==> inputs of build 59 <==
==> flow/design.v (excerpt) <==
module uart_top #(
    parameter   OPERAND_WIDTH = 512,
    parameter   ADDER_WIDTH   = 128,
    parameter   NBYTES        = OPERAND_WIDTH / 8,  
    parameter   CLK_FREQ      = 125_000_000,
    parameter   BAUD_RATE     = 7_812_500    
  )  
  (
    input   wire   iClk, iRst,
    input   wire   iRx,
    output  wire   oTx
  );
Settings: LEC_CHECK=0, ABC_AREA=0, CAP_MARGIN=20, CORE_MARGIN=2, CORE_UTILIZATION=33, GPL_ROUTABILITY_DRIVEN=1, PLACE_DENSITY_LB_ADDON=0.1, SETUP_SLACK_MARGIN=0.46, SLEW_MARGIN=20, TNS_END_PERCENT=85; clock period 3.93 ns.
run.sh (not shown) runs the stock make flow with config.mk's settings and CLKGATE_MAP_FILE=.
==> inputs of build 29, as changes to build 59 <==
ABC_AREA = default   (was 0)
CORE_UTILIZATION = 72   (was 33)
CTS_CLUSTER_DIAMETER = 117   (was default)
GPL_ROUTABILITY_DRIVEN = default   (was 1)
PLACE_DENSITY_LB_ADDON = default   (was 0.1)
SETUP_SLACK_MARGIN = default   (was 0.46)
TNS_END_PERCENT = 5   (was 85)
==> flow/constraint.sdc (replaced) <==
create_clock -name core_clock -period 2.33 [get_ports {iClk}]
set_input_delay 0.4660 -clock core_clock [delete_from_list [all_inputs] [get_ports {iClk}]]
set_output_delay 0.4660 -clock core_clock [all_outputs]
set_load 0.01 [all_outputs]
==> inputs of build 28, as changes to build 59 <==
ABC_AREA = default   (was 0)
CORE_UTILIZATION = 62   (was 33)
GPL_ROUTABILITY_DRIVEN = default   (was 1)
PLACE_DENSITY = 0.35   (was default)
PLACE_DENSITY_LB_ADDON = default   (was 0.1)
SETUP_SLACK_MARGIN = 0.63   (was 0.46)
TNS_END_PERCENT = default   (was 85)
==> flow/constraint.sdc (replaced) <==
create_clock -name core_clock -period 6.7 [get_ports {iClk}]
set_input_delay 1.3400 -clock core_clock [delete_from_list [all_inputs] [get_ports {iClk}]]
set_output_delay 1.3400 -clock core_clock [all_outputs]
set_load 0.01 [all_outputs]
==> inputs of trial 79, as changes to build 59 <==
ABC_AREA = default   (was 0)
CORE_UTILIZATION = 57   (was 33)
CTS_CLUSTER_DIAMETER = 41   (was default)
GPL_ROUTABILITY_DRIVEN = default   (was 1)
PLACE_DENSITY_LB_ADDON = default   (was 0.1)
SETUP_SLACK_MARGIN = 1.3   (was 0.46)
TNS_END_PERCENT = 5   (was 85)
==> flow/constraint.sdc (replaced) <==
create_clock -name core_clock -period 4.94 [get_ports {iClk}]
set_input_delay 0.9880 -clock core_clock [delete_from_list [all_inputs] [get_ports {iClk}]]
set_output_delay 0.9880 -clock core_clock [all_outputs]
set_load 0.01 [all_outputs]
==> qor summary <==
|  | build 59 | build 29 | build 28 | trial 79 |
|---|---|---|---|---|
| Final critical delay including setup and external delays | 3.659 ns | 3.553 ns | 4.321 ns | 3.715 ns |
| Destination of the worst hold path | UART_RX_INST.rRx2$_DFF_P_ | UART_RX_INST.rRx1$_DFF_P_ | UART_RX_INST.rRx2$_DFF_P_ | UART_RX_INST.rRx2$_DFF_P_ |
| Data-path buffer share of cell area in the final layout | 3.219% | 6.452% | 0.9254% | 1.534% |
| Placed instance area | 125,000 µm² | 126,500 µm² | 119,400 µm² | 120,400 µm² |
| CP endpoint | MP_ADDER_INST.regResult[500]$_SDFF_PP0_ | MP_ADDER_INST.regResult[500]$_SDFF_PP0_ | MP_ADDER_INST.regResult[509]$_SDFF_PP0_ | MP_ADDER_INST.regResult[503]$_SDFF_PP0_ |
| Run status | no timing/DRC/antenna violations | complete, but fails checks | no timing/DRC/antenna violations | no timing/DRC/antenna violations |
| Layout check failures | - | negative setup slack | - | - |
| Die Size | 364,600 µm² | 168,200 µm² | 195,000 µm² | 212,000 µm² |
| Detailed-routed wire length on met3 | 11.97 mm | 28.02 mm | 16.17 mm | 16.26 mm |
| Transition time at the pin with the least slew margin | 1.167 ns | 1.179 ns | 1.280 ns | 1.207 ns |
| Cell depth of the worst hold path | 0 | 1 | 0 | 0 |
| Non-Filler Instances | 18.26k | 16.08k | 15.57k | 16.17k |
| DRC marker count from the first detailed-route iteration | 5,456 | 11.78k | 7,573 | 7,197 |
| Met2 wire length | 174.0 mm | 164.0 mm | 149.3 mm | 155.1 mm |
| Combinational group power | 2.09 mW | - | 1.03 mW | 1.45 mW |
| Sequential logic power | 32.7 mW | 55.1 mW | 19.2 mW | 26.0 mW |
| # setup viols final | 0 | 280 | 0 | 0 |
| Net switching power | 15.65 mW | 23.88 mW | 8.248 mW | 13.14 mW |
| Combined area of the multi-input logic cells | 51,210 µm² | 52,200 µm² | 50,480 µm² | 51,010 µm² |
| Number of vias per cell | 4.793 | 5.985 | 5.600 | 5.456 |
| Half-perimeter wire length after detailed placement | 252.5 mm | 228.7 mm | 208.0 mm | 220.9 mm |

---

==> inputs of 08-27 <==
Starting RTL as in the previous note.
export LEC_CHECK = 0
export CAP_MARGIN = 35
export CORE_MARGIN = 2
export CORE_UTILIZATION = 61
export CTS_CLUSTER_DIAMETER = 42
export SETUP_SLACK_MARGIN = 1.3
export SLEW_MARGIN = 20
export TNS_END_PERCENT = 5
create_clock -name core_clock -period 8.0 [get_ports {iClk}]
==> 11-08: changes against 08-27 <==
==> flow/config.mk (replaced) <==
export PLATFORM = sky130hd
export DESIGN_NAME = uart_top
export DESIGN_NICKNAME = uart_top
export VERILOG_FILES = /design/flow/design.v
export SDC_FILE = /design/flow/constraint.sdc
export NUM_CORES = 4
export LEC_CHECK = 0
export CAP_MARGIN = 20
export CORE_MARGIN = 2
export CORE_UTILIZATION = 40
export SLEW_MARGIN = 20
==> 09-01: changes against 08-27 <==
==> flow/config.mk (replaced) <==
export PLATFORM = sky130hd
export DESIGN_NAME = uart_top
export DESIGN_NICKNAME = uart_top
export VERILOG_FILES = /design/flow/design.v
export SDC_FILE = /design/flow/constraint.sdc
export NUM_CORES = 4
export LEC_CHECK = 0
export CAP_MARGIN = 20
export CORE_MARGIN = 2
export CORE_UTILIZATION = 46
export SLEW_MARGIN = 20
==> flow/constraint.sdc (replaced) <==
create_clock -name core_clock -period 4.2 [get_ports {iClk}]
set_input_delay 0.8400 -clock core_clock [delete_from_list [all_inputs] [get_ports {iClk}]]
set_output_delay 0.8400 -clock core_clock [all_outputs]
set_load 0.01 [all_outputs]
==> reports/metrics.csv <==
stage,metric,value,unit
worst_hold_path,hold_path_class,input pin to flip-flop,
global_routing,grt_use_total,0.246,
worst_setup_path,path_buffers,2,
pwr,p_sw_frac,0.220,
die,n_tap_cell,3384,
die,fp-row-count,186,
pwr,power-top-group,sequential cells,
die,die_h,512,um
clock_tree,cts_made_buffers,347,
global_routing,met2_usage,0.399,
final_timing,period_minus_slack,3.99,ns
pwr,p_comb_frac,0.028,
global_routing,grt_pass1_vias,83651,
global_routing,grt.met3_usage,0.0285,
final_timing,whs,0.314,ns
run_status,status,no timing/DRC/antenna violations,
the above is filed under 09-01

==> reports/metrics.csv <==
stage,metric,value,unit
die,n_tap_cell,3939,
pwr,p_comb_frac,0.026,
pwr,p_sw_frac,0.218,
final_timing,whs,0.332,ns
global_routing,grt_pass1_vias,79230,
run_status,status,no timing/DRC/antenna violations,
global_routing,grt_use_total,0.197,
clock_tree,cts_made_buffers,329,
worst_hold_path,hold_path_class,flip-flop to flip-flop,
the above is filed under 11-08

==> reports/metrics.csv <==
stage,metric,value,unit
run_status,status,no timing/DRC/antenna violations,
pwr,p_comb_frac,0.025,
die,die_h,445,um
worst_setup_path,critical_path.max_stage_delay,0.66,ns
final_timing,period_minus_slack,4.24,ns
global_routing,grt.met3_usage,0.0443,
pwr,power-top-group,clock,
clock_tree,cts_made_buffers,393,
global_routing,grt_use_total,0.313,
yosys,yosysMostFrequentCell,dfxtp_1,
yosys,area_leaders,"dfxtp_1 (53%), nand2_1 (9.1%), a21oi_1 (6.4%)",
yosys,synth-main-ff-cell,dfxtp_1,
die,fp-row-count,161,
worst_setup_path,path_buffers,0,
global_routing,grt_pass1_vias,83638,
the above is filed under 08-27


---

==> run A <==
uart_top again, from the RTL that the note above started with.
## uart_top
module uart_top #(
    parameter   OPERAND_WIDTH = 512,
    parameter   ADDER_WIDTH   = 128,
    parameter   NBYTES        = OPERAND_WIDTH / 8,  
    parameter   CLK_FREQ      = 125_000_000,
    parameter   BAUD_RATE     = 7_812_500    
  )  
  (
    input   wire   iClk, iRst,
    input   wire   iRx,
    output  wire   oTx
  );
export LEC_CHECK = 0
export ABC_AREA = 0
export CAP_MARGIN = 20
export CELL_PAD_IN_SITES_DETAIL_PLACEMENT = 2
export CORE_ASPECT_RATIO = 1.47
export CORE_MARGIN = 5
export CORE_UTILIZATION = 38
export HOLD_SLACK_MARGIN = 0.18
export MAX_ROUTING_LAYER = met4
export MIN_ROUTING_LAYER = met1
export PLACE_DENSITY_LB_ADDON = 0.11
export SETUP_SLACK_MARGIN = 0.37
export SLEW_MARGIN = 20
export TNS_END_PERCENT = 50
create_clock -name core_clock -period 4.17 [get_ports {iClk}]
==> inputs of run R, as changes to run A <==
==> flow/config.mk (replaced) <==
export PLATFORM = sky130hd
export DESIGN_NAME = uart_top
export DESIGN_NICKNAME = uart_top
export VERILOG_FILES = /design/flow/design.v
export SDC_FILE = /design/flow/constraint.sdc
export NUM_CORES = 4
export LEC_CHECK = 0
export CAP_MARGIN = 20
export CORE_MARGIN = 2
export CORE_UTILIZATION = 70
export SETUP_SLACK_MARGIN = 0.89
export SLEW_MARGIN = 20
==> flow/constraint.sdc (replaced) <==
create_clock -name core_clock -period 3.55 [get_ports {iClk}]
set_input_delay 0.7100 -clock core_clock [delete_from_list [all_inputs] [get_ports {iClk}]]
set_output_delay 0.7100 -clock core_clock [all_outputs]
set_load 0.01 [all_outputs]
==> inputs of run F, as changes to run A <==
==> flow/config.mk (replaced) <==
export PLATFORM = sky130hd
export DESIGN_NAME = uart_top
export DESIGN_NICKNAME = uart_top
export VERILOG_FILES = /design/flow/design.v
export SDC_FILE = /design/flow/constraint.sdc
export NUM_CORES = 4
export LEC_CHECK = 0
export CAP_MARGIN = 20
export CORE_MARGIN = 2
export CORE_UTILIZATION = 26
export SLEW_MARGIN = 20
==> flow/constraint.sdc (replaced) <==
create_clock -name core_clock -period 8.14 [get_ports {iClk}]
set_input_delay 1.6280 -clock core_clock [delete_from_list [all_inputs] [get_ports {iClk}]]
set_output_delay 1.6280 -clock core_clock [all_outputs]
set_load 0.01 [all_outputs]
==> inputs of run C, as changes to run A <==
==> flow/config.mk (replaced) <==
export PLATFORM = sky130hd
export DESIGN_NAME = uart_top
export DESIGN_NICKNAME = uart_top
export VERILOG_FILES = /design/flow/design.v
export SDC_FILE = /design/flow/constraint.sdc
export NUM_CORES = 4
export LEC_CHECK = 0
export CAP_MARGIN = 20
export CELL_PAD_IN_SITES_DETAIL_PLACEMENT = 2
export CORE_ASPECT_RATIO = 0.88
export CORE_MARGIN = 2
export CORE_UTILIZATION = 20
export GPL_TIMING_DRIVEN = 1
export MAX_ROUTING_LAYER = met4
export MIN_ROUTING_LAYER = met1
export PLACE_DENSITY = 0.44
export SLEW_MARGIN = 25
==> flow/constraint.sdc (replaced) <==
create_clock -name core_clock -period 2.75 [get_ports {iClk}]
set_input_delay 0.5500 -clock core_clock [delete_from_list [all_inputs] [get_ports {iClk}]]
set_output_delay 0.5500 -clock core_clock [all_outputs]
set_load 0.01 [all_outputs]
==> results <==
Class of the most critical hold timing path: run R primary input to flip-flop; run A flip-flop to flip-flop; run C primary input to flip-flop; run F flip-flop to flip-flop
Total design power: run R 0.0715 W; run A 0.0626 W; run C 0.0966 W; run F 0.0317 W
Status: run R failed layout checks; run A finished clean; run C failed layout checks; run F finished clean
Violated checks: run R negative setup slack; run A -; run C negative setup slack; run F -
FF-to-FF End: run R MP_ADDER_INST.regResult[500]; run A MP_ADDER_INST.regResult[485]; run C MP_ADDER_INST.regResult[500]; run F MP_ADDER_INST.regResult[509]
Clock-cell share of area: run R 0.0754; run A 0.0799; run C 0.0745; run F 0.0803
Worst Hold Path Cells: run R 1; run A 0; run C 1; run F 0
Met1 global-route usage: run R 0.479; run A 0.270; run C 0.195; run F 0.188
Worst hold path endpoint: run R rFSM[0]; run A UART_RX_INST.rRx2; run C UART_RX_INST.rRx1; run F UART_RX_INST.rRx2
Pwr/cell area: run R 527 nW/um^2; run A 465 nW/um^2; run C 657 nW/um^2; run F 236 nW/um^2
Required arrival time at the worst endpoint: run R 4.34 ns; run A 4.93 ns; run C 3.55 ns; run F 8.88 ns
Clock Skews: run R 0.0484 ns; run A 0.0604 ns; run C 0.105 ns; run F 0.0624 ns
Met3 Routed Length: run R 22.9 mm; run A 8.97 mm; run C 11.9 mm; run F 13.3 mm
Number of antenna violations at the first check in global routing: run R 44; run A 44; run C 53; run F 25
Fraction of area in non-clock buffers: run R 0.0416; run A 0.0252; run C 0.0605; run F 0.00876
Clk. pwr: run R 0.0331 W; run A 0.0300 W; run C 0.0464 W; run F 0.0151 W
Reported combinational group power: run R 0.00226 W; run A 0.00187 W; run C -; run F 0.000839 W
Die width: run R 416 um; run A 471 um; run C 825 um; run F 680 um
Number of cells traversed by the worst register-to-register path: run R 18; run A 17; run C 16; run F 15
Diode count: run R 15; run A 10; run C 23; run F 5
Clock share of power: run R 0.462; run A 0.479; run C 0.480; run F 0.475
Place WS: run R -0.174 ns; run A 0.0106 ns; run C -1.08 ns; run F 3.95 ns

---

==> v9: inputs <==
uart_top again, from the RTL that the note above started with.
make LEC_CHECK=0 CAP_MARGIN=20 CORE_MARGIN=2 CORE_UTILIZATION=72 CTS_CLUSTER_DIAMETER=395 CTS_CLUSTER_SIZE=14 PLACE_DENSITY_LB_ADDON=0.24 SETUP_SLACK_MARGIN=-0.29 SLEW_MARGIN=20 finish   # period 3.08 ns
==> inputs of v15, as changes to v9 <==
- CAP_MARGIN: 20 -> 0
- CTS_CLUSTER_SIZE: 14 -> 11
- HOLD_SLACK_MARGIN: not set -> 0.3
- PLACE_DENSITY: not set -> 0.41
- PLACE_DENSITY_LB_ADDON: 0.24 -> not set
- SETUP_SLACK_MARGIN: -0.29 -> 0.53
- TNS_END_PERCENT: not set -> 5
==> flow/constraint.sdc (replaced) <==
create_clock -name core_clock -period 2.33 [get_ports {iClk}]
set_input_delay 0.4660 -clock core_clock [delete_from_list [all_inputs] [get_ports {iClk}]]
set_output_delay 0.4660 -clock core_clock [all_outputs]
set_load 0.01 [all_outputs]
==> inputs of v38, as changes to v9 <==
- ABC_AREA: not set -> 0
- CORE_MARGIN: 2 -> 7
- CORE_UTILIZATION: 72 -> 40
- CTS_CLUSTER_DIAMETER: 395 -> not set
- CTS_CLUSTER_SIZE: 14 -> not set
- PLACE_DENSITY_LB_ADDON: 0.24 -> not set
- SETUP_SLACK_MARGIN: -0.29 -> 1.4
- TNS_END_PERCENT: not set -> 70
==> flow/constraint.sdc (replaced) <==
create_clock -name core_clock -period 5.7 [get_ports {iClk}]
set_input_delay 1.1400 -clock core_clock [delete_from_list [all_inputs] [get_ports {iClk}]]
set_output_delay 1.1400 -clock core_clock [all_outputs]
set_load 0.01 [all_outputs]
==> notes.md <==
run results: outcome finished with violations, Detail Route Antenna Nets 1, Hold Worst Slack around 0.32 ns, layout check failures antenna violations, negative setup slack, worst setup margin -1.258 ns, Setup-failing EPs final ~120
[end of results for v15]
==> notes.md <==
run results: outcome no timing/DRC/antenna violations, worst setup margin 1.606 ns, Clock buf/inv share around 8.3%, Hold Worst Slack 0.3342 ns, Detail Route Antenna Nets 0, Setup-failing EPs final 0
[end of results for v38]
==> notes.md <==
run results: outcome finished with violations, worst setup margin -0.5017 ns, layout check failures negative setup slack, Hold Worst Slack 0.2267 ns, Detail Route Antenna Nets 0, Setup-failing EPs final approximately 86, Cell Pwr Density approximately 570 nW/um^2
[end of results for v9]

---

==> inputs of trial 42 <==
uart_top again, from the RTL that the note above started with.
==> flow/config.mk <==
export PLATFORM = sky130hd
export DESIGN_NAME = uart_top
export DESIGN_NICKNAME = uart_top
export VERILOG_FILES = /design/flow/design.v
export SDC_FILE = /design/flow/constraint.sdc
export NUM_CORES = 4
export LEC_CHECK = 0
export CAP_MARGIN = 10
export CORE_MARGIN = 2
export CORE_UTILIZATION = 70
export CTS_CLUSTER_DIAMETER = 28
export CTS_CLUSTER_SIZE = 36
export SETUP_SLACK_MARGIN = 0.89
export SLEW_MARGIN = 20
==> flow/constraint.sdc <==
create_clock -name core_clock -period 3.55 [get_ports {iClk}]
set_input_delay 0.7100 -clock core_clock [delete_from_list [all_inputs] [get_ports {iClk}]]
set_output_delay 0.7100 -clock core_clock [all_outputs]
set_load 0.01 [all_outputs]
==> inputs of trial 63, as changes to trial 42 <==
==> flow/config.mk (replaced) <==
export PLATFORM = sky130hd
export DESIGN_NAME = uart_top
export DESIGN_NICKNAME = uart_top
export VERILOG_FILES = /design/flow/design.v
export SDC_FILE = /design/flow/constraint.sdc
export NUM_CORES = 4
export LEC_CHECK = 0
export CAP_MARGIN = 20
export CORE_MARGIN = 2
export CORE_UTILIZATION = 40
export SLEW_MARGIN = 20
==> flow/constraint.sdc (replaced) <==
create_clock -name core_clock -period 4.2 [get_ports {iClk}]
set_input_delay 0.8400 -clock core_clock [delete_from_list [all_inputs] [get_ports {iClk}]]
set_output_delay 0.8400 -clock core_clock [all_outputs]
set_load 0.01 [all_outputs]
==> inputs of build 25, as changes to trial 42 <==
==> flow/config.mk (replaced) <==
export PLATFORM = sky130hd
export DESIGN_NAME = uart_top
export DESIGN_NICKNAME = uart_top
export VERILOG_FILES = /design/flow/design.v
export SDC_FILE = /design/flow/constraint.sdc
export NUM_CORES = 4
export LEC_CHECK = 0
export CAP_MARGIN = 20
export CORE_MARGIN = 2
export CORE_UTILIZATION = 72
export SLEW_MARGIN = 20
==> flow/constraint.sdc (replaced) <==
create_clock -name core_clock -period 4.06 [get_ports {iClk}]
set_input_delay 0.8120 -clock core_clock [delete_from_list [all_inputs] [get_ports {iClk}]]
set_output_delay 0.8120 -clock core_clock [all_outputs]
set_load 0.01 [all_outputs]
==> notes <==
Synthesized cell count is the same in trial 63 and trial 42.
Of trial 42 and build 25, build 25 has the higher sequential share of layout area (gap 4.7 points).
Die area: trial 63 > trial 42 > build 25.
Clock-buffer cell count: build 25 < trial 63 < trial 42.
Against trial 42, the total power of build 25 is lower by about 35%.
The highest combinational power belongs to trial 42, the lowest to trial 63.
The highest maximum frequency belongs to trial 42, the lowest to trial 63.
Between trial 63 and build 25, the lower cell area is in build 25 (gap about 2.2%, measured against build 25).
Build 25 ran to the end with no violations. Trial 42 finished with setup timing left. Trial 63 ran to the end with no violations.
==> figures <==
item	trial 63	trial 42	build 25
Status	no timing/DRC/antenna violations	finished with violations	no timing/DRC/antenna violations
Layout check failures	-	setup timing	-
Clock buf count	471	760	465
Slew at the pin with the worst max-slew slack	1.20 ns	1.21 ns	1.40 ns
Fill cell instance count of the final layout	28700	8855	9732
Crit share post-route	93.7%	104%	96.9%
Via count	85300	96900	93300
Data required time of the worst path	4.93 ns	4.34 ns	4.86 ns
Clock group total power	29.4 mW	57.0 mW	29.1 mW
Post-CTS setup buffers	0	58	0
Metal2 WL	142000 um	172000 um	166000 um
DR WL met3	13100 um	29200 um	26000 um
Net switching power	13.6 mW	20.3 mW	13.7 mW
RD Place Congestion	0.871	0.963	0.950
Clock tree skew after final layout	0.0591 ns	0.0639 ns	0.0590 ns
Hold depth	0	1	0
Met3 Track Usage GR	2.11%	7.94%	6.79%
Inserted tap cell count	3939	2218	2189
Power and IR drop assume default switching activity.
